Setup of build 27:
## BobTop
module BobTop (
	clock,
	reset,
	rx,
	runway_override,
	emergency_override,
	tx,
	framing_error,
	runway_active,
	emergency,
	receiving,
	sending
);
	input wire clock;
	input wire reset;
	input wire rx;
	input wire [1:0] runway_override;
	input wire emergency_override;
	output wire tx;
	output wire framing_error;
	output wire [1:0] runway_active;
	output wire emergency;
	output wire receiving;
	output wire sending;
	wire [7:0] uart_rx_data;
	wire [7:0] uart_tx_data;
	wire uart_rx_valid;
	wire uart_tx_ready;
	wire uart_tx_send;
	UartRX #(
		.CLK_HZ(25000000),
		.BAUD_RATE(115200)
	) receiver(
		.clock(clock),
		.reset(reset),
		.rx(rx),
		.data(uart_rx_data),
		.done(uart_rx_valid),
		.framing_error(framing_error),
		.receiving(receiving)
	);
	UartTX #(
		.CLK_HZ(25000000),
		.BAUD_RATE(115200)
	) transmitter(
		.clock(clock),
		.reset(reset),
		.send(uart_tx_send),
		.data(uart_tx_data),
		.tx(tx),
		.ready(uart_tx_ready),
		.sending(sending)
	);
	reg [1:0] ro_temp;
	reg [1:0] ro_sync;
	reg eo_temp;
	reg eo_sync;
	always @(posedge clock) begin
		ro_temp <= runway_override;
		eo_temp <= emergency_override;
		ro_sync <= ro_temp;
		eo_sync <= eo_temp;
	end
	Bob bobby(
		.clock(clock),
		.reset(reset),
		.uart_rx_data(uart_rx_data),
		.uart_rx_valid(uart_rx_valid),
		.uart_tx_data(uart_tx_data),
		.uart_tx_ready(uart_tx_ready),
		.uart_tx_send(uart_tx_send),
		.runway_active(runway_active),
		.runway_override(ro_sync),
		.emergency_out(emergency),
		.emergency_override(eo_sync)
	);
endmodule
Size in the first run: ~1,500 cells after synthesis, ~0.015 mm2 of cells after synthesis.
clock: 11.6 ns
lec_check: 0
cap_margin: 20
core_margin: 2
core_utilization: 72
cts_cluster_diameter: 365
cts_cluster_size: 22
place_density_lb_addon: 0.01
slew_margin: 20
run.sh (not shown) runs the stock make flow with config.mk's settings and CLKGATE_MAP_FILE=.
What trial 84 does differently from build 27 at the input level:
Settings: CORE_UTILIZATION now 45, was 72; CTS_CLUSTER_DIAMETER no longer set, was 365; PLACE_DENSITY_LB_ADDON no longer set, was 0.01; CTS_CLUSTER_SIZE no longer set, was 22; the clock period (ns, I/O delays scaled along) now 17.7, was 11.6.
[summary]
Trial 84 reached the end of the flow, and the finished layout is clean on the timing, DRC and antenna checks. Build 27 reached the end of the flow, and the finished layout is clean on the timing, DRC and antenna checks. Max number of ordinary and repair buffers in the finished layout across build 27 and trial 84: trial 84. As far as top-level port count goes, build 27 and trial 84 are indistinguishable; the numbers are identical. There was hardly any difference in remaining routing DRC violations between trial 84 and build 27. Of build 27 and trial 84, the higher floorplan core density belongs to build 27. | routed wire length | higher: trial 84 |. Trial 84 vs. build 27: power went down by 25%. Global-route met1 utilization was higher in the run labelled build 27. Met3 global-route usage, build 27 and trial 84: larger value in build 27.

========
BobTop again, from the RTL that the note above started with.
## BobTop
module BobTop (
	clock,
	reset,
	rx,
	runway_override,
	emergency_override,
	tx,
	framing_error,
	runway_active,
	emergency,
	receiving,
	sending
);
==> flow/config.mk <==
export PLATFORM = sky130hd
export DESIGN_NAME = BobTop
export DESIGN_NICKNAME = BobTop
export VERILOG_FILES = /design/flow/design.v
export SDC_FILE = /design/flow/constraint.sdc
export NUM_CORES = 4
export LEC_CHECK = 0
export CAP_MARGIN = 20
export CORE_MARGIN = 2
export CORE_UTILIZATION = 66
export CTS_CLUSTER_DIAMETER = 28
export HOLD_SLACK_MARGIN = -0.08
export SLEW_MARGIN = 20
export TNS_END_PERCENT = 5
==> flow/constraint.sdc <==
create_clock -name core_clock -period 28.5 [get_ports {clock}]
set_input_delay 5.7000 -clock core_clock [delete_from_list [all_inputs] [get_ports {clock}]]
set_output_delay 5.7000 -clock core_clock [all_outputs]
set_load 0.01 [all_outputs]
Next try:
CORE_UTILIZATION = 45   (was 66)
CTS_CLUSTER_DIAMETER = not set   (was 28)
HOLD_SLACK_MARGIN = not set   (was -0.08)
TNS_END_PERCENT = not set   (was 5)
clock period = 40.0 ns   (was 28.5 ns; I/O delays follow)
Outcome:
- The new run passed the timing, DRC and antenna checks
- hold slack gets better by 0.0054 ns
- routed wire length decreases by 2.5%
- via count decreases by 4.1%
- synthesized area stays the same
- register-to-register slack gets better by 12 ns
- cell count increases by 5.2%
- total power decreases by 41%
- setup slack gets better by 6.9 ns
- combinational power decreases by 30%
No activity file was given, so power comes from the tool's default toggle rates.
